==> flow/config.mk <==
export PLATFORM = sky130hd
export DESIGN_NAME = rv32i_core
export DESIGN_NICKNAME = rv32i_core
export VERILOG_FILES = /design/flow/design.v
export SDC_FILE = /design/flow/constraint.sdc
export NUM_CORES = 4
export LEC_CHECK = 0
export CAP_MARGIN = 20
export CORE_MARGIN = 2
export CORE_UTILIZATION = 58
export SETUP_SLACK_MARGIN = -0.28
export SLEW_MARGIN = 20
==> flow/run.sh <==
#!/bin/bash
# the make line also repeats each setting of config.mk as NAME=value (left out here)
make -C /OpenROAD-flow-scripts/flow DESIGN_CONFIG=/design/flow/config.mk WORK_HOME=/design/flow/orfs CLKGATE_MAP_FILE= finish
==> flow/constraint.sdc <==
create_clock -name core_clock -period 4.88 [get_ports {clk}]
set_input_delay 0.9760 -clock core_clock [delete_from_list [all_inputs] [get_ports {clk}]]
set_output_delay 0.9760 -clock core_clock [all_outputs]
set_load 0.01 [all_outputs]
==> flow/design.v <==
`timescale 1ns / 1ps
module alu(
  input wire [31:0] a,
  input wire [31:0] b,
  input wire [2:0] funct3,
  input wire [6:0] funct7,
  input wire [6:0] opcode,
  output reg [31:0] result
);
  always @(*) begin
    case (funct3)
      3'b000: result = (opcode == 7'b0110011 && funct7 == 7'b0100000) ? a - b : a + b;   
      3'b111: result = a & b;                                                           
      3'b110: result = a | b;                                                           
      3'b100: result = a ^ b;                                                           
      3'b001: result = a << b[4:0];                                                     
      3'b101: result = (funct7 == 7'b0100000) ? $signed(a) >>> b[4:0] : a >> b[4:0];     
      3'b010: result = ($signed(a) < $signed(b)) ? 32'b1 : 32'b0;                        
      3'b011: result = (a < b) ? 32'b1 : 32'b0;                                           
      default: result = 32'hDEAD_BEEF;
    endcase
  end
endmodule
`timescale 1ns/1ps
module reg_file (input wire clk, input wire [4:0] rs1, rs2, rd, input wire we, input wire [31:0] wd, output wire [31:0] rd1, rd2);
  reg [31:0] regs [0:31];
  assign rd1=(rs1==0)?0:regs[rs1];
  assign rd2=(rs2==0)?0:regs[rs2];
  always @(posedge clk) begin
    if (we && rd!=0)
      regs[rd]<=wd;
  end
endmodule
`timescale 1ns / 1ps
module rv32i_core #(parameter XLEN=32, REG_COUNT=32)(
  input wire clk,
  input wire rst,
  input wire [31:0] instr,
  input wire [31:0] mem_rdata,
  output reg signed [31:0] pc,
  output wire [31:0] mem_addr,
  output wire [31:0] mem_wdata,
  output wire mem_we
);
  reg [31:0] instr_reg;
  reg [31:0] pc_reg;
  wire [6:0] opcode = instr_reg[6:0];
  wire [4:0] rd     = instr_reg[11:7];
  wire [2:0] funct3 = instr_reg[14:12];
  wire [4:0] rs1    = instr_reg[19:15];
  wire [4:0] rs2    = instr_reg[24:20];
  wire [6:0] funct7 = instr_reg[31:25];
  wire signed [31:0] imm_i = $signed({{20{instr_reg[31]}}, instr_reg[31:20]});
  wire signed [31:0] imm_s = $signed({{20{instr_reg[31]}}, instr_reg[31:25], instr_reg[11:7]});
  wire signed [31:0] imm_b = $signed({{19{instr_reg[31]}}, instr_reg[31], instr_reg[7], instr_reg[30:25], instr_reg[11:8], 1'b0});
  wire [31:0]         imm_u = {instr_reg[31:12], 12'b0};
  wire signed [31:0] imm_j = $signed({{11{instr_reg[31]}}, instr_reg[31], instr_reg[19:12], instr_reg[20], instr_reg[30:21], 1'b0});
  wire [31:0] reg_rdata1, reg_rdata2;
  wire [31:0] writeback_data;
  wire writeback_en;
  reg_file regfile (
    .clk(clk),
    .rs1(rs1),
    .rs2(rs2),
    .rd(rd),
    .we(writeback_en),
    .wd(writeback_data),
    .rd1(reg_rdata1),
    .rd2(reg_rdata2)
  );
  wire [31:0] alu_operand_b = (opcode == 7'b0010011 || opcode == 7'b0000011 || opcode == 7'b1100111) ? imm_i :
                              (opcode == 7'b0100011) ? imm_s :
                              reg_rdata2;
  wire [31:0] alu_result;
  alu alu_inst (
    .a(reg_rdata1),
    .b(alu_operand_b),
    .funct3(funct3),
    .funct7(funct7),
    .opcode(opcode),
    .result(alu_result)
  );
  assign writeback_en = (opcode == 7'b0010011 ||   
                         opcode == 7'b0110011 ||   
                         opcode == 7'b0000011 ||   
                         opcode == 7'b1101111 ||   
                         opcode == 7'b1100111 ||   
                         opcode == 7'b0010111 ||   
                         opcode == 7'b0110111);    
  assign writeback_data = (opcode == 7'b0000011) ? mem_rdata :
                          (opcode == 7'b1101111 || opcode == 7'b1100111) ? pc_reg + 4 :
                          (opcode == 7'b0010111 || opcode == 7'b0110111) ? imm_u :
                          alu_result;
  reg [31:0] mem_addr_reg, mem_wdata_reg;
  reg mem_we_reg;
  assign mem_addr  = mem_addr_reg;
  assign mem_wdata = mem_wdata_reg;
  assign mem_we    = mem_we_reg;
  reg branch_taken;
  reg signed [31:0] branch_target;
  always @(*) begin
    branch_taken  = 0;
    branch_target = pc_reg + 4;
    if (opcode == 7'b1100011) begin
      case (funct3)
        3'b000: branch_taken = (reg_rdata1 == reg_rdata2);
        3'b001: branch_taken = (reg_rdata1 != reg_rdata2);
        3'b100: branch_taken = ($signed(reg_rdata1) < $signed(reg_rdata2));
        3'b101: branch_taken = ($signed(reg_rdata1) >= $signed(reg_rdata2));
        3'b110: branch_taken = (reg_rdata1 < reg_rdata2);
        3'b111: branch_taken = (reg_rdata1 >= reg_rdata2);
      endcase
      branch_target = pc_reg + imm_b;
    end
  end
  always @(posedge clk or posedge rst) begin
    if (rst) begin
      pc <= 0;
      pc_reg <= 0;
      instr_reg <= 0;
      mem_addr_reg <= 0;
      mem_wdata_reg <= 0;
      mem_we_reg <= 0;
    end else begin
      pc_reg <= pc;
      instr_reg <= instr;
      case (opcode)
        7'b1100011: pc <= branch_taken ? branch_target : pc_reg + 4;
        7'b1101111: pc <= pc_reg + imm_j;
        7'b1100111: pc <= (reg_rdata1 + imm_i) & ~32'b1;
        default:    pc <= pc_reg + 4;
      endcase
      mem_we_reg <= 0;
      case (opcode)
        7'b0100011: begin
          mem_addr_reg  <= reg_rdata1 + imm_s;
          mem_wdata_reg <= reg_rdata2;
          mem_we_reg    <= 1;
        end
        7'b0000011: begin
          mem_addr_reg <= reg_rdata1 + imm_i;
        end
      endcase
    end
  end
endmodule
==> results.toml, run 1 <==
# flow metrics
[die]
fp_util_pct = 58.6
die_area_mm2 = 0.122
die_w_um = 350
die_height_um = 350
core_area_mm2 = 0.118
ios = 163
placementRows = 126

[logic_synthesis]
synth_top_cell_by_count = "edfxtp_1"
synth_area_mm2 = 0.0694
syn_avg_cell_area_um2 = 12.1
ys_sh_aoi_pct = 15.1
yosys.area_share.adder_pct = 3.92
flop_cell = "edfxtp_1"
yosys_warnings = 3
yosys_area_mm2 = 0.0694
edf_count = 1024
ys_ff = 1185
ys_seq_share_pct = 50.1
yosys.area_share.simple_pct = 7.74
syn_inst = 5720
ys_types = 99
largest_area_cell = "edfxtp_1"
top_cells_by_count = "edfxtp_1 (1024), a21oi_1 (438), mux2i_1 (404)"
synthTopLogicFamily = "multiplexers"
area_leaders = "edfxtp_1 (44%), mux4_2 (9.8%), mux2i_1 (5.8%), dfrtp_1 (5.8%), ha_1 (3.7%)"
synth_top_area_share_pct = 44.3
synth-async-reset-ratio_pct = 13.6
mux_share_pct = 17.7
synth-cells-yosys = 5720
synthXorXnorAreaFrac_pct = 2.09

[clocking]
htreeDepth = 3
clock_path_buffers = 3
root_buffer = "clkbuf_16"
cts_buffers = 120
numClockSinks = 1185

[run_status]
haltStage = "5_1_grt"
status = "stopped before the end"

[placed_design]
dp_hpwl_um = 219000
port_buffers = 162
dp.cells = 8383
gp_congestion = 1.10
## per-stage QoR
step	hold WS [ns]	setup TNS (ns)	power [µW]	area (µm²)	setup WS, ns
after CTS	0.376	-662.13	32800	88500	-0.925
after detailed placement	0.363	-935.60	22500	82800	-1.47
after global placement	0.359	-837.54	22400	82800	-1.41
after floorplan	0.416	-539.80	17100	70000	-0.720
## repair_timing
item,CTS
cloned,11
hold buffers,0
pin swaps,59
endpoints found under the setup margin,1040
gates resized,189
buffers inserted,44
hold endpoints to repair,0
==> run 2, diff against run 1 <==
Settings changed: CELL_PAD_IN_SITES_DETAIL_PLACEMENT from default to 0, MIN_ROUTING_LAYER from default to met1, PLACE_DENSITY_LB_ADDON from default to 0.3, SETUP_SLACK_MARGIN -0.28 to -0.4, TNS_END_PERCENT from default to 85.
Clock period 4.88 ns to 9.09 ns, I/O delays scaled along.
==> results.toml, run 2 <==
# flow metrics
[logic_synthesis]
yosys_warnings = 3
edf_count = 1024
ys_types = 99
synth_top_area_share_pct = 44.3
synth_top_cell_by_count = "edfxtp_1"
ys_seq_share_pct = 50.1
yosys.area_share.adder_pct = 3.92
mux_share_pct = 17.7
syn_inst = 5720
yosys_area_mm2 = 0.0694
ys_sh_aoi_pct = 15.1
largest_area_cell = "edfxtp_1"
syn_avg_cell_area_um2 = 12.1
top_cells_by_count = "edfxtp_1 (1024), a21oi_1 (438), mux2i_1 (404)"
area_leaders = "edfxtp_1 (44%), mux4_2 (9.8%), mux2i_1 (5.8%), dfrtp_1 (5.8%), ha_1 (3.7%)"
yosys.area_share.simple_pct = 7.74
synthXorXnorAreaFrac_pct = 2.09
synth-async-reset-ratio_pct = 13.6
synth-cells-yosys = 5720
synth_area_mm2 = 0.0694
ys_ff = 1185
synthTopLogicFamily = "multiplexers"
flop_cell = "edfxtp_1"

[placed_design]
dp_hpwl_um = 196000
port_buffers = 162
gp_congestion = 1.08

[cells_and_area]
synthToLayoutAreaGrowth_pct = 11.9
logic_area_mm2 = 0.0329
nets = 6153
n_fill_cell = 8414
regArea_mm2 = 0.0348
utilization_pct = 65.6

[critical_path]
critPathTopFamily = "AND-OR/OR-AND gates"
crit_path_top_delay_cell = "dfrtp_4"
r2r-end = "regfile.regs[11][26]"
crit_buf_inv = 4
path_class = "flip-flop to flip-flop"
start_kind = "flip-flop"
cp-startpoint = "instr_reg[22]"
regToRegSetupSlack_ns = 0.68
cp_max_fo = 45
crit_arrival_ns = 8.89
cp.required_ns = 9.57
max_stage_delay_ns = 0.89
cp_common_cell = "a21oi_1"
cp_cell_sequence = "inv_1 > nand2_4 > buf_4 > o221ai_1 > a21oi_1 > nor3_1 > o21ai_0 > buf_4 > nor2_1 > a21oi_1 > ha_1 > or3_1 > nor2_1 > nand2_1 > a211o_1 > a31oi_1 > a21oi_1 > nor2_1 > a21oi_1 > xnor2_1 > a211oi_1 > o221ai_2 > buf_4"
r2r_cells = 23
cp.depth = 23
worstReg2RegStart = "instr_reg[22]"
end_kind = "flip-flop"
critical_path.endpoint = "regfile.regs[11][26]"

[detailed_routing]
ant_nets = 0
routed_via_density = 7.62
dr.pass1.iters = 9
vias = 57800
routed_wl_um = 296000
drt_drc_violations_left = 0
drtIter0Drc = 9777
wl_per_cell_um = 39.0

[clocking]
cts_buffers = 118
path_clk_slew_ns = 0.06
cts_hold_buf = 0
cts_tree = "yes"
postCtsResizedCells = 0
htreeDepth = 3
numClockSinks = 1185
cts_setup_buffers = 0
clock_path_buffers = 3
root_buffer = "clkbuf_16"
clk_latency_ns = 0.79

[timing]
finalCritPeriodShare_pct = 92.5
period_needed_ns = 8.41
relSlewSlack_pct = 14.9
fmax_ghz = 0.119
hold_viol_final = 0
slew_viol_final = 0
fin_skew_ns = 0.0561
worstMarginPinSlew_ns = 1.24
rsz0062_at_grt = "false"
tns_ns = 0
setup_violations = 0

[die]
core_area_mm2 = 0.118
die_w_um = 350
ios = 163
die_area_mm2 = 0.122
fp_util_pct = 58.6
placementRows = 126
die_height_um = 350

[power_and_ir_drop]
powerSeq_uw = 6560
power_density_mw_per_mm2 = 206
p_sw_uw = 5480
comb_power_share_pct = 28.3
swShare_pct = 34.2
p_seq_share_pct = 40.9
p_int_uw = 10600
pg_comb_uw = 4550
peakVddDrop_v = 0.000184
leakage_uw = 0.0281
p_clk_share_pct = 30.8
p_clk_uw = 4940
top_power_group = "sequential cells"

[global_routing]
antenna_found_initial = 14
grt_usage_pct = 47.7
grt_max_degree = 104
grt_first_pass_wirelength_um = 411000
overflow = 0
grt_pass1_vias = 55300

[run_status]
status = "finished clean"

[min_path]
hold_start = "pc[4]"
whs_endpoint = "pc_reg[4]"
min_delay_path_depth = 0
hold_class = "flip-flop to flip-flop"

[run]
warning_count = 96
maxCapViolCount = 0
run 2: final cells by class:
type	count	share of cell area (%)
clock inverter	79	0.971
multi-input combinational	4010	42.3
timing repair buffer	407	4.57
clock buffer	141	3.98
tap	1600	2.58
inverter	151	0.736
antenna	10	0.0322
sequential	1185	44.8
run 2: routing by layer:
metal	up-vias	part of all wire, %	global-route usage, %
li1	22800	-	-
met1	28100	33	59.9
met2	5512	43	70.5
met3	1379	14	14.2
met4	6	8.7	34.7
met5	-	0.015	0
run 2: stage by stage:
stage          area [µm²]  hold slack, ns  worst slack (ns)  std cells  power, µW
2_1_floorplan       69500           0.416              1.44       5751       9160
3_3_place_gp        73800           0.357              1.06       7353      11000
3_5_place_dp        73800           0.362              1.05       7353      11000
4_1_cts             77700           0.378             0.990       7573      15800
5_1_grt             77700           0.385             0.531       7575      16400
6_report            77700           0.377             0.681       7583      16000
==> run 3, diff against run 2 <==
Settings changed: CELL_PAD_IN_SITES_DETAIL_PLACEMENT 0 to default, CORE_UTILIZATION 58 to 70, CTS_CLUSTER_SIZE from default to 14, MIN_ROUTING_LAYER met1 to default, PLACE_DENSITY_LB_ADDON 0.3 to default, SETUP_SLACK_MARGIN -0.4 to default, TNS_END_PERCENT 85 to default.
Clock period 9.09 ns to 5.18 ns, I/O delays scaled along.
==> results.toml, run 3 <==
# flow metrics
[logic_synthesis]
flop_cell = "edfxtp_1"
ys_ff = 1185
ys_sh_aoi_pct = 15.1
yosys.area_share.simple_pct = 7.74
synth_top_area_share_pct = 44.3
ys_seq_share_pct = 50.1
top_cells_by_count = "edfxtp_1 (1024), a21oi_1 (438), mux2i_1 (404)"
mux_share_pct = 17.7
ys_types = 99
synthXorXnorAreaFrac_pct = 2.09
synth_area_mm2 = 0.0694
synth-cells-yosys = 5720
syn_avg_cell_area_um2 = 12.1
largest_area_cell = "edfxtp_1"
edf_count = 1024
synth_top_cell_by_count = "edfxtp_1"
syn_inst = 5720
synthTopLogicFamily = "multiplexers"
area_leaders = "edfxtp_1 (44%), mux4_2 (9.8%), mux2i_1 (5.8%), dfrtp_1 (5.8%), ha_1 (3.7%)"
yosys_warnings = 3
synth-async-reset-ratio_pct = 13.6
yosys.area_share.adder_pct = 3.92
yosys_area_mm2 = 0.0694

[die]
die_area_mm2 = 0.102
core_area_mm2 = 0.0983
fp_util_pct = 70.6
placementRows = 115
ios = 163
die_height_um = 319
die_w_um = 319

[clocking]
clock_path_buffers = 3
numClockSinks = 1185
root_buffer = "clkbuf_16"
cts_buffers = 115
htreeDepth = 3

[placed_design]
place_area_mm2 = 0.0805
port_buffers = 162
dp_slack_ns = -1.38
gp_congestion = 1.24
dp_hpwl_um = 219000

[run_status]
haltStage = "5_1_grt"
error = "[ERROR GRT-0116] Global routing finished with congestion. Check the congestion regions in the DRC Viewer."
status = "stopped before the end"

[global_routing]
overflow = 820
grt_usage_pct = 87.7
## run 3: what timing repair did
action                     4_1_cts
pin swaps                       36
hold buffers                     0
buffers inserted                41
gates cloned                    16
gates resized                  374
setup endpoints to repair     1077
## run 3: metal layers
| layer | GRT overflow | GRT usage, % |
|---|---|---|
| met2 | 420 | 98.0 |
| met5 | 4 | 58.6 |
| met3 | 40 | 77.6 |
| met1 | 37 | 87.5 |
| met4 | 319 | 89.3 |
## run 3: metrics by stage
step                instances  utilization (%)
CTS                      8108             88.5
global placement         7837             82.0
floorplan                5751                -
detailed placement       7837             82.0
==> run 4, diff against run 3 <==
Settings changed: CORE_UTILIZATION 70 to 66, CTS_CLUSTER_DIAMETER from default to 361, CTS_CLUSTER_SIZE 14 to 22.
Clock period 5.18 ns to 6.0 ns, I/O delays scaled along.
==> results.toml, run 4 <==
# flow metrics
[run_status]
haltStage = "5_1_grt"
status = "stopped before the end"

[logic_synthesis]
syn_inst = 5720
ys_ff = 1185
area_leaders = "edfxtp_1 (44%), mux4_2 (9.8%), mux2i_1 (5.8%), dfrtp_1 (5.8%), ha_1 (3.7%)"
synth_area_mm2 = 0.0694
yosys.area_share.simple_pct = 7.74
largest_area_cell = "edfxtp_1"
top_cells_by_count = "edfxtp_1 (1024), a21oi_1 (438), mux2i_1 (404)"
synthTopLogicFamily = "multiplexers"
synth-cells-yosys = 5720
synth_top_cell_by_count = "edfxtp_1"
ys_seq_share_pct = 50.1
ys_sh_aoi_pct = 15.1
synth_top_area_share_pct = 44.3
mux_share_pct = 17.7
synth-async-reset-ratio_pct = 13.6
ys_types = 99
yosys_area_mm2 = 0.0694
yosys.area_share.adder_pct = 3.92
syn_avg_cell_area_um2 = 12.1
yosys_warnings = 3
flop_cell = "edfxtp_1"
edf_count = 1024
synthXorXnorAreaFrac_pct = 2.09

[die]
ios = 163
die_height_um = 328
placementRows = 118
core_area_mm2 = 0.104
die_w_um = 328
fp_util_pct = 66.8
die_area_mm2 = 0.108

[placed_design]
dp_hpwl_um = 205000
port_buffers = 162
dp.cells = 7512
gp_congestion = 1.13

[clocking]
cts_buffers = 59
cts_hold_buf = 0
htreeDepth = 2
root_buffer = "clkbuf_16"
numClockSinks = 1185
clock_path_buffers = 3
run 4: what timing repair did:
action,4_1_cts
buffers inserted,24
cloned,8
endpoints found under the setup margin,770
resized,106
pin swaps,21
run 4: stage by stage:
step / area (µm²) / setup slack [ns]
2_1_floorplan: 69700 / 0.000168
3_3_place_gp: 77100 / -0.962
3_5_place_dp: 77100 / -0.952
4_1_cts: 79600 / 0.00370
==> run 5, diff against run 4 <==
Settings changed: CELL_PAD_IN_SITES_DETAIL_PLACEMENT from default to 2, CORE_UTILIZATION 66 to 26, CTS_CLUSTER_DIAMETER 361 to default, CTS_CLUSTER_SIZE 22 to default, MIN_ROUTING_LAYER from default to met1, PLACE_DENSITY_LB_ADDON from default to 0.3, SETUP_SLACK_MARGIN from default to -0.4, TNS_END_PERCENT from default to 85.
Clock period 6.0 ns to 13.1 ns, I/O delays scaled along.
==> results.toml, run 5 <==
# flow metrics
[placed_design]
port_buffers = 162
dp_slack_ns = 4.35
gp_congestion = 0.988
dp_hpwl_um = 236000

[logic_synthesis]
yosys_area_mm2 = 0.0694
ys_ff = 1185
largest_area_cell = "edfxtp_1"
synthXorXnorAreaFrac_pct = 2.09
synth_area_mm2 = 0.0694
area_leaders = "edfxtp_1 (44%), mux4_2 (9.8%), mux2i_1 (5.8%), dfrtp_1 (5.8%), ha_1 (3.7%)"
mux_share_pct = 17.7
synth_top_cell_by_count = "edfxtp_1"
yosys_warnings = 3
synthTopLogicFamily = "multiplexers"
ys_seq_share_pct = 50.1
ys_types = 99
ys_sh_aoi_pct = 15.1
yosys.area_share.simple_pct = 7.74
synth-async-reset-ratio_pct = 13.6
synth_top_area_share_pct = 44.3
synth-cells-yosys = 5720
top_cells_by_count = "edfxtp_1 (1024), a21oi_1 (438), mux2i_1 (404)"
syn_inst = 5720
yosys.area_share.adder_pct = 3.92
syn_avg_cell_area_um2 = 12.1
flop_cell = "edfxtp_1"
edf_count = 1024

[power_and_ir_drop]
p_sw_uw = 4040
p_int_uw = 7590
comb_power_share_pct = 28.1
p_seq_share_pct = 39.1
pg_comb_uw = 3270
p_clk_share_pct = 32.8
powerSeq_uw = 4540
swShare_pct = 34.8
peakVddDrop_v = 0.000148
power_density_mw_per_mm2 = 144
leakage_uw = 0.0282
p_clk_uw = 3820
top_power_group = "sequential cells"

[clocking]
cts_tree = "yes"
htreeDepth = 4
cts_hold_buf = 0
cts_setup_buffers = 0
postCtsResizedCells = 0
clock_path_buffers = 3
cts_buffers = 136
clk_latency_ns = 0.84
path_clk_slew_ns = 0.06
root_buffer = "clkbuf_16"
numClockSinks = 1185

[global_routing]
antenna_found_initial = 10
grt_pass1_vias = 59200
grt_first_pass_wirelength_um = 482000
grt_max_degree = 94
grt_usage_pct = 24.9
overflow = 0

[die]
die_height_um = 521
core_area_mm2 = 0.265
placementRows = 189
fp_util_pct = 26.2
die_area_mm2 = 0.271
ios = 163
die_w_um = 521

[critical_path]
end_kind = "flip-flop"
critical_path.endpoint = "pc[25]"
r2r_cells = 18
crit_path_top_delay_cell = "a21oi_1"
regToRegSetupSlack_ns = 4.23
start_kind = "flip-flop"
crit_buf_inv = 4
cp-startpoint = "instr_reg[15]"
cp_max_fo = 84
worstReg2RegStart = "instr_reg[15]"
critPathTopFamily = "AND-OR/OR-AND gates"
cp.depth = 18
cp.required_ns = 13.71
max_stage_delay_ns = 0.98
cp_cell_sequence = "buf_4 > buf_12 > mux4_2 > a22o_1 > a2111oi_0 > or3_1 > inv_1 > ha_1 > and3_1 > nand4_1 > nor3_2 > a211o_1 > a211oi_1 > xnor2_1 > a21oi_2 > buf_4 > a21oi_1 > o221ai_1"
crit_arrival_ns = 9.48
r2r-end = "pc[25]"
path_class = "flip-flop to flip-flop"
cp_common_cell = "buf_4"

[detailed_routing]
drt_drc_violations_left = 0
dr.pass1.iters = 5
drtIter0Drc = 6170
routed_via_density = 5.96
vias = 56700
wl_per_cell_um = 36.5
routed_wl_um = 347000
ant_nets = 0

[timing]
tns_ns = 0
fin_ws_ns = 4.23
slew_viol_final = 0
worstMarginPinSlew_ns = 1.31
rsz0062_at_grt = "false"
relSlewSlack_pct = 10.1
hold_viol_final = 0
fmax_ghz = 0.113
setup_violations = 0
period_needed_ns = 8.87
fin_skew_ns = 0.0504
finalCritPeriodShare_pct = 67.7

[run]
warning_count = 92
maxCapViolCount = 0

[cells_and_area]
nets = 6148
synthToLayoutAreaGrowth_pct = 16.0
logic_area_mm2 = 0.0329
n_fill_cell = 28200
regArea_mm2 = 0.0348

[min_path]
whs_endpoint = "pc_reg[22]"
hold_class = "flip-flop to flip-flop"
hold_start = "pc[22]"
min_delay_path_depth = 0

[run_status]
status = "finished clean"
## run 5: cell type report
class / count / area share (%)
Sequential cell: 1185 / 43.2
Clock buffer: 184 / 4.55
Inverter: 151 / 0.713
Tap cell: 3533 / 5.49
Clock inverter: 60 / 0.867
Antenna cell: 7 / 0.0218
Timing Repair Buffer: 384 / 4.21
Multi-Input combinational cell: 4010 / 40.9
## run 5: metrics by stage
step / util [%] / power (µW) / hold slack (ns) / area (µm²) / std cells
after CTS: 30.3 / 11600 / 0.379 / 80500 / 9506
final: 30.3 / 11600 / 0.377 / 80500 / 9514
after floorplan: - / 6360 / 0.416 / 69500 / 5751
after detailed placement: 28.7 / 7790 / 0.366 / 76100 / 9262
after global placement: 28.7 / 7700 / 0.360 / 76100 / 9260
after global routing: 30.3 / 12000 / 0.384 / 80500 / 9507
## run 5: metal layers
metal | GRT usage (%) | vias to the layer above | part of all wire, %
met2 | 39.9 | 2840 | 46
met5 | 0 | - | 0.0081
met1 | 31.7 | 30300 | 40
li1 | - | 22800 | -
met4 | 14.5 | 4 | 6.4
met3 | 4.16 | 771 | 7.3
==> run 6, diff against run 5 <==
Settings changed: CELL_PAD_IN_SITES_DETAIL_PLACEMENT 2 to default, CORE_ASPECT_RATIO from default to 0.5, CORE_UTILIZATION 26 to 65, CTS_CLUSTER_DIAMETER from default to 250, CTS_CLUSTER_SIZE from default to 100, MIN_ROUTING_LAYER met1 to default, PLACE_DENSITY_LB_ADDON 0.3 to 0.04, SETUP_SLACK_MARGIN -0.4 to 2.65, TNS_END_PERCENT 85 to 5.
Clock period 13.1 ns to 9.0 ns, I/O delays scaled along.
==> results.toml, run 6 <==
# flow metrics
[placed_design]
dp_slack_ns = 0.817
dp_hpwl_um = 195000
port_buffers = 162
place_area_mm2 = 0.0736
gp_congestion = 1.09

[clocking]
cts_buffers = 15
numClockSinks = 1185
root_buffer = "clkbuf_16"
htreeDepth = 1
cts_hold_buf = 0
clock_path_buffers = 3

[die]
die_height_um = 235
fp_util_pct = 65.8
placementRows = 84
core_area_mm2 = 0.106
die_area_mm2 = 0.110
die_w_um = 466
ios = 163

[logic_synthesis]
yosys_area_mm2 = 0.0694
ys_ff = 1185
flop_cell = "edfxtp_1"
synth_area_mm2 = 0.0694
syn_inst = 5720
top_cells_by_count = "edfxtp_1 (1024), a21oi_1 (438), mux2i_1 (404)"
area_leaders = "edfxtp_1 (44%), mux4_2 (9.8%), mux2i_1 (5.8%), dfrtp_1 (5.8%), ha_1 (3.7%)"
yosys.area_share.simple_pct = 7.74
synth_top_cell_by_count = "edfxtp_1"
ys_types = 99
ys_sh_aoi_pct = 15.1
largest_area_cell = "edfxtp_1"
mux_share_pct = 17.7
synth_top_area_share_pct = 44.3
ys_seq_share_pct = 50.1
synthXorXnorAreaFrac_pct = 2.09
yosys.area_share.adder_pct = 3.92
synth-async-reset-ratio_pct = 13.6
yosys_warnings = 3
edf_count = 1024
syn_avg_cell_area_um2 = 12.1
synthTopLogicFamily = "multiplexers"
synth-cells-yosys = 5720

[run_status]
status = "stopped before the end"
haltStage = "5_1_grt"
-- run 6: metrics by stage --
step                      utilization, %  cells
after CTS                           71.7   7267
after detailed placement            69.8   7172
after global placement              69.8   7172
after floorplan                        -   5751
-- run 6: what timing repair did --
action	CTS
gates cloned	10
resized	153
pin swaps	20
setup buffers	64
setup endpoints to repair	997
hold endpoints to repair	0
==> run 7, diff against run 6 <==
Settings changed: CAP_MARGIN 20 to 30, CELL_PAD_IN_SITES_DETAIL_PLACEMENT from default to 2, CELL_PAD_IN_SITES_GLOBAL_PLACEMENT from default to 3, CORE_ASPECT_RATIO 0.5 to default, CORE_MARGIN 2 to 5, CORE_UTILIZATION 65 to 48, CTS_CLUSTER_DIAMETER 250 to 214, CTS_CLUSTER_SIZE 100 to 61, GPL_ROUTABILITY_DRIVEN from default to 1, GPL_TIMING_DRIVEN from default to 0, MIN_ROUTING_LAYER from default to met1, PLACE_DENSITY_LB_ADDON 0.04 to 0.17, SETUP_SLACK_MARGIN 2.65 to default, SLEW_MARGIN 20 to 25, TNS_END_PERCENT 5 to default.
Clock period 9.0 ns to 5.69 ns, I/O delays scaled along.
==> results.toml, run 7 <==
# flow metrics
[run_status]
status = "stopped before the end"
haltStage = "5_1_grt"
error = "[ERROR GRT-0116] Global routing finished with congestion. Check the congestion regions in the DRC Viewer."

[logic_synthesis]
synth-async-reset-ratio_pct = 13.6
syn_inst = 5720
ys_types = 99
yosys.area_share.simple_pct = 7.74
syn_avg_cell_area_um2 = 12.1
edf_count = 1024
synth-cells-yosys = 5720
area_leaders = "edfxtp_1 (44%), mux4_2 (9.8%), mux2i_1 (5.8%), dfrtp_1 (5.8%), ha_1 (3.7%)"
top_cells_by_count = "edfxtp_1 (1024), a21oi_1 (438), mux2i_1 (404)"
flop_cell = "edfxtp_1"
largest_area_cell = "edfxtp_1"
synthXorXnorAreaFrac_pct = 2.09
synth_area_mm2 = 0.0694
synth_top_cell_by_count = "edfxtp_1"
ys_sh_aoi_pct = 15.1
synth_top_area_share_pct = 44.3
yosys.area_share.adder_pct = 3.92
yosys_area_mm2 = 0.0694
ys_seq_share_pct = 50.1
yosys_warnings = 3
ys_ff = 1185
synthTopLogicFamily = "multiplexers"
mux_share_pct = 17.7

[global_routing]
grt_usage_pct = 82.5
overflow = 453

[die]
die_area_mm2 = 0.152
die_w_um = 390
die_height_um = 390
fp_util_pct = 48.3
core_area_mm2 = 0.144
placementRows = 139
ios = 163

[clocking]
numClockSinks = 1185
htreeDepth = 1
cts_buffers = 23
cts_hold_buf = 0
clock_path_buffers = 3
root_buffer = "clkbuf_16"

[placed_design]
dp_hpwl_um = 336000
dp.cells = 8036
port_buffers = 162
gp_congestion = 1.09
## run 7: repair_timing
item,4_1_cts
hold endpoints to repair,0
pin swaps,158
buffers inserted,233
resized,1087
setup endpoints to repair,1088
cloned,22
## run 7: stage by stage
| step | total power (µW) | utilization [%] | setup slack [ns] | hold slack [ns] | cell area (µm²) |
|---|---|---|---|---|---|
| after floorplan | 14700 | - | 0.00359 | 0.416 | 69800 |
| after global placement | 18000 | 51.4 | -7.55 | 0.358 | 73800 |
| after detailed placement | 18800 | 54.2 | -4.38 | 0.363 | 77900 |
| after CTS | 23600 | 59.7 | -0.745 | 0.406 | 85800 |
## run 7: routing by layer
metal,global-route usage (%),overflow
met5,50.1,5
met4,79.1,187
met3,72.8,40
met1,83.8,17
met2,93.4,204
==> run 8, diff against run 7 <==
Settings changed: CAP_MARGIN 30 to 20, CELL_PAD_IN_SITES_DETAIL_PLACEMENT 2 to default, CELL_PAD_IN_SITES_GLOBAL_PLACEMENT 3 to default, CORE_MARGIN 5 to 2, CORE_UTILIZATION 48 to 70, CTS_CLUSTER_DIAMETER 214 to default, CTS_CLUSTER_SIZE 61 to 37, GPL_ROUTABILITY_DRIVEN 1 to default, GPL_TIMING_DRIVEN 0 to default, MIN_ROUTING_LAYER met1 to default, PLACE_DENSITY_LB_ADDON 0.17 to default, SLEW_MARGIN 25 to 20.
Clock period 5.69 ns to 5.4 ns, I/O delays scaled along.
==> results.toml, run 8 <==
# flow metrics
[logic_synthesis]
synth-cells-yosys = 5720
synth_top_cell_by_count = "edfxtp_1"
yosys_warnings = 3
synthTopLogicFamily = "multiplexers"
synth_top_area_share_pct = 44.3
yosys.area_share.adder_pct = 3.92
synth-async-reset-ratio_pct = 13.6
area_leaders = "edfxtp_1 (44%), mux4_2 (9.8%), mux2i_1 (5.8%), dfrtp_1 (5.8%), ha_1 (3.7%)"
edf_count = 1024
mux_share_pct = 17.7
ys_sh_aoi_pct = 15.1
syn_avg_cell_area_um2 = 12.1
top_cells_by_count = "edfxtp_1 (1024), a21oi_1 (438), mux2i_1 (404)"
synth_area_mm2 = 0.0694
largest_area_cell = "edfxtp_1"
ys_types = 99
syn_inst = 5720
yosys.area_share.simple_pct = 7.74
ys_seq_share_pct = 50.1
ys_ff = 1185
synthXorXnorAreaFrac_pct = 2.09
flop_cell = "edfxtp_1"
yosys_area_mm2 = 0.0694

[global_routing]
overflow = 586
grt_usage_pct = 86.6

[run_status]
status = "stopped before the end"
error = "[ERROR GRT-0116] Global routing finished with congestion. Check the congestion regions in the DRC Viewer."
haltStage = "5_1_grt"

[clocking]
htreeDepth = 3
cts_hold_buf = 0
clock_path_buffers = 3
cts_buffers = 112
root_buffer = "clkbuf_16"
numClockSinks = 1185

[die]
die_w_um = 319
fp_util_pct = 70.6
die_height_um = 319
placementRows = 115
die_area_mm2 = 0.102
ios = 163
core_area_mm2 = 0.0983

[placed_design]
dp_hpwl_um = 214000
port_buffers = 162
gp_congestion = 1.18
place_area_mm2 = 0.0797
-- run 8: what timing repair did --
action,4_1_cts
cloned,22
setup endpoints to repair,923
pin swaps,96
gates resized,443
setup buffers,58
endpoints found under the hold margin,0
-- run 8: metrics by stage --
| stage | hold slack [ns] | cells | setup TNS (ns) | util (%) | setup slack, ns |
|---|---|---|---|---|---|
| 4_1_cts | 0.377 | 8000 | -91.54 | 88.1 | -0.229 |
| 3_5_place_dp | 0.366 | 7720 | -356.92 | 81.1 | -0.917 |
| 3_3_place_gp | 0.356 | 7720 | -244.08 | 81.1 | -0.801 |
| 2_1_floorplan | 0.416 | 5751 | -45.58 | - | -0.200 |
-- run 8: routing by layer --
metal  GRT overflow  GRT usage [%]
met1             25           86.0
met2            299           96.7
met3             23           77.1
met4            238           87.8
met5              1           61.2
==> run 9, diff against run 8 <==
Settings changed: CORE_UTILIZATION 70 to 69, CTS_CLUSTER_SIZE 37 to 35.
Clock period 5.4 ns to 7.19 ns, I/O delays scaled along.
==> results.toml, run 9 <==
# flow metrics
[logic_synthesis]
synthTopLogicFamily = "multiplexers"
top_cells_by_count = "edfxtp_1 (1024), a21oi_1 (438), mux2i_1 (404)"
mux_share_pct = 17.7
syn_inst = 5720
synth_area_mm2 = 0.0694
ys_types = 99
yosys_area_mm2 = 0.0694
ys_seq_share_pct = 50.1
flop_cell = "edfxtp_1"
edf_count = 1024
synth-async-reset-ratio_pct = 13.6
synth_top_cell_by_count = "edfxtp_1"
synthXorXnorAreaFrac_pct = 2.09
largest_area_cell = "edfxtp_1"
area_leaders = "edfxtp_1 (44%), mux4_2 (9.8%), mux2i_1 (5.8%), dfrtp_1 (5.8%), ha_1 (3.7%)"
synth_top_area_share_pct = 44.3
ys_ff = 1185
yosys.area_share.adder_pct = 3.92
ys_sh_aoi_pct = 15.1
synth-cells-yosys = 5720
yosys_warnings = 3
yosys.area_share.simple_pct = 7.74
syn_avg_cell_area_um2 = 12.1

[clocking]
cts_buffers = 114
numClockSinks = 1185
root_buffer = "clkbuf_16"
cts_setup_buffers = 0
htreeDepth = 3
clock_path_buffers = 3

[die]
die_height_um = 321
ios = 163
fp_util_pct = 69.5
core_area_mm2 = 0.0999
die_area_mm2 = 0.103
die_w_um = 321
placementRows = 116

[placed_design]
gp_congestion = 1.09
dp_hpwl_um = 209000
port_buffers = 162

[run_status]
status = "stopped before the end"
haltStage = "5_1_grt"
-- run 9: timing repair --
action,4_1_cts
pin swaps,0
hold buffers,0
resized,1
setup endpoints to repair,39
-- run 9: metrics by stage --
| step | std cells | utilization, % | setup WS (ns) | instance area (µm²) | hold slack [ns] |
|---|---|---|---|---|---|
| 3_5_place_dp | 7127 | 74.4 | 0.161 | 74300 | 0.369 |
| 4_1_cts | 7341 | 78.4 | 0.0218 | 78300 | 0.374 |
| 2_1_floorplan | 5751 | - | 0.0187 | 69500 | 0.416 |
| 3_3_place_gp | 7127 | 74.4 | 0.476 | 74300 | 0.360 |
==> run 10, diff against run 9 <==
Settings changed: CORE_UTILIZATION 69 to 61, CTS_CLUSTER_SIZE 35 to default, SETUP_SLACK_MARGIN from default to 1.28, SLEW_MARGIN 20 to 30.
Clock period 7.19 ns to 4.85 ns, I/O delays scaled along.
==> results.toml, run 10 <==
# flow metrics
[logic_synthesis]
area_leaders = "edfxtp_1 (44%), mux4_2 (9.8%), mux2i_1 (5.8%), dfrtp_1 (5.8%), ha_1 (3.7%)"
synth_top_area_share_pct = 44.3
yosys_warnings = 3
yosys.area_share.simple_pct = 7.74
ys_sh_aoi_pct = 15.1
syn_avg_cell_area_um2 = 12.1
largest_area_cell = "edfxtp_1"
top_cells_by_count = "edfxtp_1 (1024), a21oi_1 (438), mux2i_1 (404)"
synth_top_cell_by_count = "edfxtp_1"
synthTopLogicFamily = "multiplexers"
syn_inst = 5720
synth-async-reset-ratio_pct = 13.6
ys_types = 99
ys_ff = 1185
ys_seq_share_pct = 50.1
synth_area_mm2 = 0.0694
yosys_area_mm2 = 0.0694
synth-cells-yosys = 5720
mux_share_pct = 17.7
flop_cell = "edfxtp_1"
yosys.area_share.adder_pct = 3.92
synthXorXnorAreaFrac_pct = 2.09
edf_count = 1024

[placed_design]
dp_hpwl_um = 223000
gp_congestion = 1.10
port_buffers = 162
place_area_mm2 = 0.0831

[die]
die_w_um = 341
placementRows = 123
core_area_mm2 = 0.113
ios = 163
die_area_mm2 = 0.117
fp_util_pct = 61.6
die_height_um = 341

[global_routing]
overflow = 89
grt_usage_pct = 78.1

[clocking]
cts_hold_buf = 0
clock_path_buffers = 3
htreeDepth = 3
root_buffer = "clkbuf_16"
cts_buffers = 112
numClockSinks = 1185

[run_status]
haltStage = "5_1_grt"
status = "stopped before the end"
error = "[ERROR GRT-0232] Routing congestion too high. Check the congestion heatmap in the GUI."
-- run 10: timing repair --
action	4_1_cts
cloned	14
endpoints found under the setup margin	1094
buffers inserted	52
gates resized	298
pin swaps	64
-- run 10: metrics by stage --
step | setup TNS (ns) | hold slack (ns) | cells | setup WS [ns]
after floorplan | -449.02 | 0.416 | 5751 | -0.579
after global placement | -823.43 | 0.358 | 8295 | -1.47
after detailed placement | -880.58 | 0.362 | 8296 | -1.53
after CTS | -605.78 | 0.374 | 8564 | -0.915
-- run 10: per-layer routing --
metal | GRT usage, % | overflow
met1 | 79.6 | 5
met2 | 90.2 | 36
met3 | 68.2 | 5
met4 | 72.1 | 43
met5 | 44.9 | 0
==> run 11, diff against run 10 <==
Settings changed: ABC_AREA from default to 1, CORE_UTILIZATION 61 to 72, CTS_CLUSTER_DIAMETER from default to 34, HOLD_SLACK_MARGIN from default to -0.09, MAX_ROUTING_LAYER from default to met4, PLACE_DENSITY from default to 0.76, SETUP_SLACK_MARGIN 1.28 to 1.79, SLEW_MARGIN 30 to 20, TNS_END_PERCENT from default to 5.
Clock period 4.85 ns to 7.74 ns, I/O delays scaled along.
==> results.toml, run 11 <==
# flow metrics
[logic_synthesis]
synth_top_cell_by_count = "nand2_1"
syn_avg_cell_area_um2 = 8.32
edf_count = 1024
area_leaders = "edfxtp_1 (43%), nand2_1 (8.7%), o21ai_0 (7.8%), dfrtp_1 (5.6%), a21oi_1 (5.1%)"
largest_area_cell = "edfxtp_1"
yosys_area_mm2 = 0.0720
mux_share_pct = 0.195
flop_cell = "edfxtp_1"
synthXorXnorAreaFrac_pct = 1.14
synthTopLogicFamily = "AND-OR/OR-AND gates"
yosys.area_share.adder_pct = 3.78
top_cells_by_count = "nand2_1 (1669), o21ai_0 (1120), edfxtp_1 (1024)"
syn_inst = 8653
ys_sh_aoi_pct = 19.8
synth_top_area_share_pct = 42.7
yosys.area_share.simple_pct = 19.8
synth-async-reset-ratio_pct = 13.6
ys_types = 65
yosys_warnings = 3
ys_ff = 1185
ys_seq_share_pct = 48.3
synth-cells-yosys = 8653
synth_area_mm2 = 0.0720

[clocking]
root_buffer = "clkbuf_16"
numClockSinks = 1185
cts_buffers = 173
clock_path_buffers = 3
htreeDepth = 4

[global_routing]
overflow = 624
grt_usage_pct = 89.5

[die]
placementRows = 115
die_area_mm2 = 0.102
ios = 163
die_height_um = 320
core_area_mm2 = 0.0987
die_w_um = 320
fp_util_pct = 72.9

[run_status]
error = "[ERROR GRT-0232] Routing congestion too high. Check the congestion heatmap in the GUI."
haltStage = "5_1_grt"
status = "stopped before the end"

[placed_design]
gp_congestion = 1.26
port_buffers = 162
dp_hpwl_um = 191000
[run 11: repair_timing]
item / in CTS
endpoints found under the hold margin: 0
buffers inserted: 20
gates cloned: 7
pin swaps: 3
endpoints found under the setup margin: 831
hold buffers: 0
gates resized: 62
[run 11: layer usage]
layer	GRT overflow	GRT usage, %
met5	-	-
met4	143	84.4
met3	116	81.6
met2	245	97.1
met1	120	90.2
[run 11: stage by stage]
stage          instance area [µm²]  hold WS, ns  worst slack, ns  power (µW)  std cells
4_1_cts                      81700        0.375             1.72       21100      10100
3_3_place_gp                 74800        0.358             1.01       12600       9784
2_1_floorplan                72100        0.416             1.84       10800       8684
3_5_place_dp                 74800        0.366            0.871       12700       9784
==> run 12, diff against run 11 <==
Settings changed: ABC_AREA 1 to default, CORE_UTILIZATION 72 to 58, CTS_CLUSTER_DIAMETER 34 to default, HOLD_SLACK_MARGIN -0.09 to default, MAX_ROUTING_LAYER met4 to default, PLACE_DENSITY 0.76 to default, SETUP_SLACK_MARGIN 1.79 to 0.72, TNS_END_PERCENT 5 to default.
Clock period 7.74 ns to 4.85 ns, I/O delays scaled along.
==> results.toml, run 12 <==
# flow metrics
[run_status]
status = "complete, but fails checks"
violations = "negative setup slack"

[clocking]
root_buffer = "clkbuf_16"
cts_hold_buf = 0
cts_buffers = 118
htreeDepth = 3
path_clk_slew_ns = 0.07
clk_latency_ns = 0.83
numClockSinks = 1185
cts_tree = "yes"
clock_path_buffers = 3

[logic_synthesis]
ys_seq_share_pct = 50.1
syn_avg_cell_area_um2 = 12.1
synth-async-reset-ratio_pct = 13.6
ys_types = 99
synth_top_cell_by_count = "edfxtp_1"
synth_area_mm2 = 0.0694
largest_area_cell = "edfxtp_1"
area_leaders = "edfxtp_1 (44%), mux4_2 (9.8%), mux2i_1 (5.8%), dfrtp_1 (5.8%), ha_1 (3.7%)"
yosys.area_share.adder_pct = 3.92
top_cells_by_count = "edfxtp_1 (1024), a21oi_1 (438), mux2i_1 (404)"
mux_share_pct = 17.7
synth-cells-yosys = 5720
synthXorXnorAreaFrac_pct = 2.09
yosys_warnings = 3
syn_inst = 5720
yosys_area_mm2 = 0.0694
yosys.area_share.simple_pct = 7.74
flop_cell = "edfxtp_1"
synth_top_area_share_pct = 44.3
ys_ff = 1185
synthTopLogicFamily = "multiplexers"
edf_count = 1024
ys_sh_aoi_pct = 15.1

[die]
die_area_mm2 = 0.122
fp_util_pct = 58.6
die_height_um = 350
ios = 163
die_w_um = 350
core_area_mm2 = 0.118
placementRows = 126

[detailed_routing]
routed_via_density = 7.42
drtIter0Drc = 11600
ant_nets = 0
drt_drc_violations_left = 0
wl_per_cell_um = 37.4
routed_wl_um = 325000
vias = 64500
dr.pass1.iters = 8

[timing]
period_needed_ns = 5.88
fin_hold_ws_ns = 0.372
fin_skew_ns = 0.121
setup_violations = 1076
relSlewSlack_pct = 24.2
fmax_ghz = 0.170
slew_viol_final = 0
hold_viol_final = 0
worstMarginPinSlew_ns = 1.13
tns_ns = -705.13
rsz0062_at_grt = "true"
fin_ws_ns = -1.03
finalCritPeriodShare_pct = 121

[run]
warning_count = 99
maxCapViolCount = 0

[power_and_ir_drop]
swShare_pct = 33.7
p_seq_share_pct = 36.9
powerSeq_uw = 12200
leakage_uw = 0.0346
p_clk_uw = 9590
comb_power_share_pct = 34.2
p_int_uw = 21900
power.total_uw = 33100
power_density_mw_per_mm2 = 368
peakVddDrop_v = 0.000481
pg_comb_uw = 11300
top_power_group = "sequential cells"
p_sw_uw = 11200
p_clk_share_pct = 29.0

[cells_and_area]
synthToLayoutAreaGrowth_pct = 29.5
fin_cells = 8692
nets = 7268
n_fill_cell = 7253

[critical_path]
critical_path.endpoint = "regfile.regs[31][31]"
critPathTopFamily = "AND-OR/OR-AND gates"
r2r-end = "regfile.regs[31][31]"
cp_cell_sequence = "buf_6 > buf_8 > mux2i_2 > nor2_4 > buf_4 > nor4_4 > nor4_2 > buf_4 > and2_4 > ha_1 > nor2b_1 > o21ai_2 > a21boi_2 > o31a_1 > a311o_1 > a311oi_2 > or4_1 > a211o_1 > and4_1 > o32a_4 > clkbuf_16"
crit_path_top_delay_cell = "dfrtp_4"
r2r_cells = 21
regToRegSetupSlack_ns = -1.03
start_kind = "flip-flop"
cp_max_fo = 12
cp_common_cell = "buf_4"
worstReg2RegStart = "instr_reg[16]"
cp.required_ns = 5.39
cp-startpoint = "instr_reg[16]"
max_stage_delay_ns = 0.47
path_class = "flip-flop to flip-flop"
end_kind = "flip-flop"
crit_arrival_ns = 6.42
cp.depth = 21
crit_buf_inv = 5

[placed_design]
dp.cells = 8353
dp_slack_ns = -1.47
gp_congestion = 1.12
dp_hpwl_um = 211000
port_buffers = 162

[min_path]
whs_endpoint = "pc_reg[12]"
hold_class = "flip-flop to flip-flop"
min_delay_path_depth = 0
hold_start = "pc[12]"

[global_routing]
antenna_found_initial = 18
overflow = 0
grt_max_degree = 71
grt_usage_pct = 50.6
grt_pass1_vias = 61300
grt_first_pass_wirelength_um = 437000
-- run 12: area by class of cell --
cell class	count	area, µm²	share of cell area (%)
repair buffers	1522	13900	15.5
inverters	151	586	0.652
clock buffers	140	3070	3.41
flip-flops and latches	1185	34800	38.7
diodes	5	12.5	0.0139
well taps	1600	2000	2.23
multi-input cells	4010	34500	38.4
clock inverters	79	918	1.02
-- run 12: layer usage --
layer | global-route usage (%) | share of wire, % | up-vias | wire length [µm]
met5 | 0 | 0.070 | - | 228
met3 | 16.4 | 16 | 2063 | 52300
met1 | 62.4 | 32 | 30500 | 104000
met4 | 40.0 | 11 | 14 | 34200
met2 | 73.5 | 41 | 6811 | 134000
li1 | - | - | 25100 | -
-- run 12: through the flow --
stage,instance area (µm²),utilization (%)
after floorplan,70000,-
after global placement,82400,69.6
after detailed placement,82500,69.6
after CTS,88300,74.6
after global routing,89900,75.9
final,89900,75.9
-- run 12: what timing repair did --
| action | in CTS | in global routing |
|---|---|---|
| cloned | 10 | 12 |
| buffers inserted | 51 | 42 |
| endpoints found under the setup margin | 1084 | 1083 |
| resized | 263 | 187 |
| pin swaps | 56 | 63 |
==> run 13, diff against run 12 <==
Settings changed: CELL_PAD_IN_SITES_DETAIL_PLACEMENT from default to 0, CORE_UTILIZATION 58 to 63, CTS_CLUSTER_DIAMETER from default to 35, MIN_ROUTING_LAYER from default to met1, SETUP_SLACK_MARGIN 0.72 to 1.47, TNS_END_PERCENT from default to 5.
Clock period 4.85 ns to 5.24 ns, I/O delays scaled along.
==> results.toml, run 13 <==
# flow metrics
[logic_synthesis]
synthXorXnorAreaFrac_pct = 2.09
synth-async-reset-ratio_pct = 13.6
area_leaders = "edfxtp_1 (44%), mux4_2 (9.8%), mux2i_1 (5.8%), dfrtp_1 (5.8%), ha_1 (3.7%)"
yosys_warnings = 3
yosys_area_mm2 = 0.0694
yosys.area_share.adder_pct = 3.92
ys_ff = 1185
largest_area_cell = "edfxtp_1"
ys_sh_aoi_pct = 15.1
top_cells_by_count = "edfxtp_1 (1024), a21oi_1 (438), mux2i_1 (404)"
synthTopLogicFamily = "multiplexers"
syn_inst = 5720
synth_area_mm2 = 0.0694
syn_avg_cell_area_um2 = 12.1
ys_types = 99
synth_top_cell_by_count = "edfxtp_1"
flop_cell = "edfxtp_1"
synth_top_area_share_pct = 44.3
ys_seq_share_pct = 50.1
yosys.area_share.simple_pct = 7.74
synth-cells-yosys = 5720
edf_count = 1024
mux_share_pct = 17.7

[run_status]
haltStage = "5_1_grt"
status = "stopped before the end"
error = "[ERROR GRT-0116] Global routing finished with congestion. Check the congestion regions in the DRC Viewer."

[die]
die_area_mm2 = 0.113
placementRows = 121
die_w_um = 336
core_area_mm2 = 0.109
fp_util_pct = 63.7
ios = 163
die_height_um = 336

[clocking]
numClockSinks = 1185
htreeDepth = 4
clock_path_buffers = 3
cts_buffers = 167
root_buffer = "clkbuf_16"
cts_hold_buf = 0

[placed_design]
gp_congestion = 1.11
dp.cells = 7987
dp_hpwl_um = 227000
port_buffers = 162

[global_routing]
grt_usage_pct = 82.3
overflow = 29
## run 13: metrics by stage
stage / hold WS, ns / power (µW) / area, µm² / setup TNS, ns / worst slack (ns)
2_1_floorplan: 0.416 / 16000 / 70200 / -86.53 / -0.189
3_3_place_gp: 0.357 / 20400 / 80900 / -531.83 / -1.16
3_5_place_dp: 0.360 / 20600 / 80900 / -693.35 / -1.30
4_1_cts: 0.367 / 33200 / 88800 / -326.05 / -0.645
## run 13: per-layer routing
metal / overflow / global-route usage (%)
met3: 3 / 72.9
met1: 1 / 82.9
met5: 2 / 56.9
met4: 12 / 79.7
met2: 11 / 92.6
## run 13: what timing repair did
| item | 4_1_cts |
|---|---|
| resized | 282 |
| gates cloned | 12 |
| endpoints found under the setup margin | 1462 |
| pin swaps | 42 |
| setup buffers | 44 |
==> run 14, diff against run 13 <==
Settings changed: CELL_PAD_IN_SITES_DETAIL_PLACEMENT 0 to default, CORE_UTILIZATION 63 to 62, CTS_CLUSTER_DIAMETER 35 to 363, CTS_CLUSTER_SIZE from default to 100, MIN_ROUTING_LAYER met1 to default, PLACE_DENSITY from default to 0.42, SETUP_SLACK_MARGIN 1.47 to default, TNS_END_PERCENT 5 to default.
Clock period 5.24 ns to 5.64 ns, I/O delays scaled along.
==> results.toml, run 14 <==
# flow metrics
[run_status]
status = "stopped before the end"
haltStage = "5_1_grt"

[logic_synthesis]
largest_area_cell = "edfxtp_1"
synthTopLogicFamily = "multiplexers"
syn_inst = 5720
synth_area_mm2 = 0.0694
flop_cell = "edfxtp_1"
edf_count = 1024
yosys.area_share.adder_pct = 3.92
synth-async-reset-ratio_pct = 13.6
synthXorXnorAreaFrac_pct = 2.09
yosys.area_share.simple_pct = 7.74
ys_ff = 1185
top_cells_by_count = "edfxtp_1 (1024), a21oi_1 (438), mux2i_1 (404)"
area_leaders = "edfxtp_1 (44%), mux4_2 (9.8%), mux2i_1 (5.8%), dfrtp_1 (5.8%), ha_1 (3.7%)"
synth-cells-yosys = 5720
ys_types = 99
synth_top_area_share_pct = 44.3
yosys_warnings = 3
ys_sh_aoi_pct = 15.1
mux_share_pct = 17.7
syn_avg_cell_area_um2 = 12.1
yosys_area_mm2 = 0.0694
synth_top_cell_by_count = "edfxtp_1"
ys_seq_share_pct = 50.1

[placed_design]
dp.cells = 7853
port_buffers = 162
dp_hpwl_um = 226000
gp_congestion = 1.08
place_area_mm2 = 0.0792

[die]
die_w_um = 339
die_height_um = 339
core_area_mm2 = 0.111
fp_util_pct = 62.6
placementRows = 122
die_area_mm2 = 0.115
ios = 163

[clocking]
numClockSinks = 1185
clock_path_buffers = 3
root_buffer = "clkbuf_16"
htreeDepth = 1
cts_buffers = 15
-- run 14: timing repair --
item	CTS
gates resized	219
cloned	11
pin swaps	30
setup endpoints to repair	768
setup buffers	25
hold buffers	0
-- run 14: per-stage QoR --
step / hold slack, ns / worst slack, ns / util [%] / power [µW]
3_3_place_gp: 0.359 / -0.541 / 71.5 / 18700
3_5_place_dp: 0.362 / -0.676 / 71.5 / 18800
2_1_floorplan: 0.416 / 0.00842 / - / 14800
4_1_cts: 0.420 / -0.194 / 73.2 / 21800
==> run 15, diff against run 14 <==
Settings changed: ABC_AREA from default to 1, CELL_PAD_IN_SITES_DETAIL_PLACEMENT from default to 2, CORE_UTILIZATION 62 to 26, CTS_CLUSTER_DIAMETER 363 to default, CTS_CLUSTER_SIZE 100 to default, GPL_ROUTABILITY_DRIVEN from default to 0, MIN_ROUTING_LAYER from default to met1, PLACE_DENSITY 0.42 to default, PLACE_DENSITY_LB_ADDON from default to 0.3, TNS_END_PERCENT from default to 85.
Clock period 5.64 ns to 10.8 ns, I/O delays scaled along.
==> results.toml, run 15 <==
# flow metrics
[critical_path]
crit_path_top_delay_cell = "inv_2"
r2r_cells = 28
cp-startpoint = "instr_reg[22]"
cp.required_ns = 11.10
crit_buf_inv = 5
crit_arrival_ns = 9.14
path_class = "flip-flop to flip-flop"
cp.depth = 28
worstReg2RegStart = "instr_reg[22]"
critPathTopFamily = "simple AND/OR/NAND/NOR gates"
cp_max_fo = 64
critical_path.endpoint = "regfile.regs[0][25]"
start_kind = "flip-flop"
regToRegSetupSlack_ns = 1.96
r2r-end = "regfile.regs[0][25]"
cp_common_cell = "nand2_1"
max_stage_delay_ns = 0.75
end_kind = "flip-flop"

[global_routing]
grt_first_pass_wirelength_um = 565000
overflow = 0
grt_pass1_vias = 79200
grt_max_degree = 194
antenna_found_initial = 29
grt_usage_pct = 27.2

[logic_synthesis]
synthTopLogicFamily = "AND-OR/OR-AND gates"
yosys.area_share.adder_pct = 3.78
synth-async-reset-ratio_pct = 13.6
ys_types = 65
syn_avg_cell_area_um2 = 8.32
synth_top_cell_by_count = "nand2_1"
synth_area_mm2 = 0.0720
yosys_area_mm2 = 0.0720
largest_area_cell = "edfxtp_1"
flop_cell = "edfxtp_1"
ys_seq_share_pct = 48.3
area_leaders = "edfxtp_1 (43%), nand2_1 (8.7%), o21ai_0 (7.8%), dfrtp_1 (5.6%), a21oi_1 (5.1%)"
synthXorXnorAreaFrac_pct = 1.14
ys_sh_aoi_pct = 19.8
yosys.area_share.simple_pct = 19.8
synth-cells-yosys = 8653
syn_inst = 8653
top_cells_by_count = "nand2_1 (1669), o21ai_0 (1120), edfxtp_1 (1024)"
ys_ff = 1185
edf_count = 1024
yosys_warnings = 3
synth_top_area_share_pct = 42.7
mux_share_pct = 0.195

[timing]
slew_viol_final = 0
fin_ws_ns = 1.96
finalCritPeriodShare_pct = 81.8
fmax_ghz = 0.113
relSlewSlack_pct = 12.9
hold_viol_final = 0
fin_skew_ns = 0.0566
worstMarginPinSlew_ns = 1.31
fin_hold_ws_ns = 0.382
rsz0062_at_grt = "false"
setup_violations = 0
tns_ns = 0
period_needed_ns = 8.84

[die]
die_height_um = 530
placementRows = 193
core_area_mm2 = 0.276
fp_util_pct = 26.1
die_area_mm2 = 0.281
die_w_um = 530
ios = 163

[clocking]
path_clk_slew_ns = 0.06
clock_path_buffers = 3
clk_latency_ns = 0.87
numClockSinks = 1185
root_buffer = "clkbuf_16"
cts_setup_buffers = 0
cts_tree = "yes"
cts_buffers = 137
cts_hold_buf = 0
htreeDepth = 4
postCtsResizedCells = 0

[power_and_ir_drop]
power_density_mw_per_mm2 = 176
powerSeq_uw = 5570
swShare_pct = 37.1
p_clk_uw = 4750
leakage_uw = 0.0308
peakVddDrop_v = 0.000129
p_seq_share_pct = 38.5
power.total_uw = 14500
top_power_group = "sequential cells"
p_clk_share_pct = 32.9
p_int_uw = 9090
p_sw_uw = 5370
pg_comb_uw = 4140
comb_power_share_pct = 28.6

[cells_and_area]
regArea_mm2 = 0.0348
nets = 8870
logic_area_mm2 = 0.0327
n_fill_cell = 31200
synthToLayoutAreaGrowth_pct = 14.1

[run]
warning_count = 118
maxCapViolCount = 0

[detailed_routing]
ant_nets = 0
drtIter0Drc = 10100
drt_drc_violations_left = 0
vias = 74600
wl_per_cell_um = 31.9
routed_via_density = 6.01
routed_wl_um = 396000
dr.pass1.iters = 6

[min_path]
hold_class = "flip-flop to flip-flop"
whs_endpoint = "pc_reg[28]"
hold_start = "pc[28]"
min_delay_path_depth = 0

[run_status]
status = "finished clean"

[placed_design]
dp_slack_ns = 2.22
port_buffers = 162
dp_hpwl_um = 260000
run 15: layout make-up:
cell class	instances	share of cell area, %
antenna	14	0.0427
clock buffer	177	4.52
clock inverter	65	0.829
inverter	610	2.83
multi-input combinational	6322	39.8
sequential	1185	42.4
tap	3705	5.65
timing repair buffer	334	3.88
run 15: routing by layer:
metal  vias up  wire length (µm)  GRT usage, %
met1     37900            144000          32.0
li1      30200                 -             -
met4        26             34200          21.0
met2      4857            173000          41.6
met3      1625             44900          8.18
met5         -               274         0.274
run 15: stage by stage:
stage,instances,utilization (%),area [µm²]
finish,12400,29.7,82100
global route,12400,29.7,82100
CTS,12400,29.7,81900
detailed placement,12200,28.1,77500
global placement,12100,28.0,77400
floorplan,8684,-,72100
==> run 16, diff against run 15 <==
Settings changed: ABC_AREA 1 to default, CORE_ASPECT_RATIO from default to 0.66, CORE_MARGIN 2 to 6, CORE_UTILIZATION 26 to 56, CTS_CLUSTER_SIZE from default to 95, HOLD_SLACK_MARGIN from default to 0.28, MAX_ROUTING_LAYER from default to met5, MIN_ROUTING_LAYER met1 to met2, PLACE_DENSITY from default to 0.68, PLACE_DENSITY_LB_ADDON 0.3 to default, SETUP_SLACK_MARGIN from default to 1.29, TNS_END_PERCENT 85 to 60.
Clock period 10.8 ns to 14.5 ns, I/O delays scaled along.
==> results.toml, run 16 <==
# flow metrics
[die]
fp_util_pct = 56.7
placementRows = 104
die_area_mm2 = 0.133
ios = 163
core_area_mm2 = 0.122
die_w_um = 445
die_height_um = 298

[run_status]
error = "[ERROR DPL-0033] detailed placement checks failed during check placement."
haltStage = "3_5_place_dp"
status = "stopped before the end"

[logic_synthesis]
ys_ff = 1185
yosys.area_share.adder_pct = 3.92
ys_types = 99
mux_share_pct = 17.7
syn_inst = 5720
synth-async-reset-ratio_pct = 13.6
synth_top_cell_by_count = "edfxtp_1"
yosys.area_share.simple_pct = 7.74
synth_top_area_share_pct = 44.3
yosys_warnings = 3
synth-cells-yosys = 5720
yosys_area_mm2 = 0.0694
top_cells_by_count = "edfxtp_1 (1024), a21oi_1 (438), mux2i_1 (404)"
syn_avg_cell_area_um2 = 12.1
ys_seq_share_pct = 50.1
synth_area_mm2 = 0.0694
synthXorXnorAreaFrac_pct = 2.09
synthTopLogicFamily = "multiplexers"
flop_cell = "edfxtp_1"
largest_area_cell = "edfxtp_1"
area_leaders = "edfxtp_1 (44%), mux4_2 (9.8%), mux2i_1 (5.8%), dfrtp_1 (5.8%), ha_1 (3.7%)"
ys_sh_aoi_pct = 15.1
edf_count = 1024

[placed_design]
port_buffers = 162
[run 16: stage by stage]
step              area (µm²)  total power (µW)  setup WS (ns)
floorplan              69500              5740           6.85
global placement       73600              6830           5.84
==> run 17, diff against run 16 <==
Settings changed: CELL_PAD_IN_SITES_DETAIL_PLACEMENT 2 to 0, CORE_ASPECT_RATIO 0.66 to default, CORE_MARGIN 6 to 2, CORE_UTILIZATION 56 to 66, CTS_CLUSTER_SIZE 95 to 34, GPL_ROUTABILITY_DRIVEN 0 to default, HOLD_SLACK_MARGIN 0.28 to default, MAX_ROUTING_LAYER met5 to default, MIN_ROUTING_LAYER met2 to met1, PLACE_DENSITY 0.68 to default, SETUP_SLACK_MARGIN 1.29 to 0.77, TNS_END_PERCENT 60 to 85.
Clock period 14.5 ns to 6.43 ns, I/O delays scaled along.
==> results.toml, run 17 <==
# flow metrics
[die]
placementRows = 118
ios = 163
fp_util_pct = 66.8
die_w_um = 328
die_height_um = 328
die_area_mm2 = 0.108
core_area_mm2 = 0.104

[logic_synthesis]
ys_sh_aoi_pct = 15.1
yosys.area_share.adder_pct = 3.92
syn_avg_cell_area_um2 = 12.1
synth_top_area_share_pct = 44.3
ys_ff = 1185
yosys_area_mm2 = 0.0694
top_cells_by_count = "edfxtp_1 (1024), a21oi_1 (438), mux2i_1 (404)"
yosys_warnings = 3
ys_seq_share_pct = 50.1
edf_count = 1024
area_leaders = "edfxtp_1 (44%), mux4_2 (9.8%), mux2i_1 (5.8%), dfrtp_1 (5.8%), ha_1 (3.7%)"
syn_inst = 5720
synth-async-reset-ratio_pct = 13.6
synth-cells-yosys = 5720
mux_share_pct = 17.7
synthXorXnorAreaFrac_pct = 2.09
largest_area_cell = "edfxtp_1"
yosys.area_share.simple_pct = 7.74
synth_top_cell_by_count = "edfxtp_1"
flop_cell = "edfxtp_1"
synth_area_mm2 = 0.0694
ys_types = 99
synthTopLogicFamily = "multiplexers"

[run_status]
haltStage = "5_1_grt"
status = "stopped before the end"
error = "[ERROR GRT-0232] Routing congestion too high. Check the congestion heatmap in the GUI."

[clocking]
numClockSinks = 1185
root_buffer = "clkbuf_16"
htreeDepth = 3
clock_path_buffers = 3
cts_buffers = 114

[global_routing]
grt_usage_pct = 79.9
overflow = 2

[placed_design]
gp_congestion = 1.11
dp_hpwl_um = 201000
dp_slack_ns = -0.206
port_buffers = 162
## run 17: stage by stage
step	cells	instance area (µm²)	hold slack [ns]
floorplan	5751	69900	0.416
detailed placement	7299	75300	0.360
CTS	7634	82300	0.372
global placement	7298	75300	0.357
## run 17: timing repair
item | in CTS
pin swaps | 70
endpoints found under the setup margin | 937
setup buffers | 103
hold buffers | 0
gates resized | 357
endpoints found under the hold margin | 0
cloned | 20
## run 17: metal layers
metal,overflow,global-route usage (%)
met1,0,80.5
met3,0,70.8
met2,0,91.1
met5,0,51.7
met4,2,75.1
Power figures rest on the tool's default switching activity, not on a simulated workload.
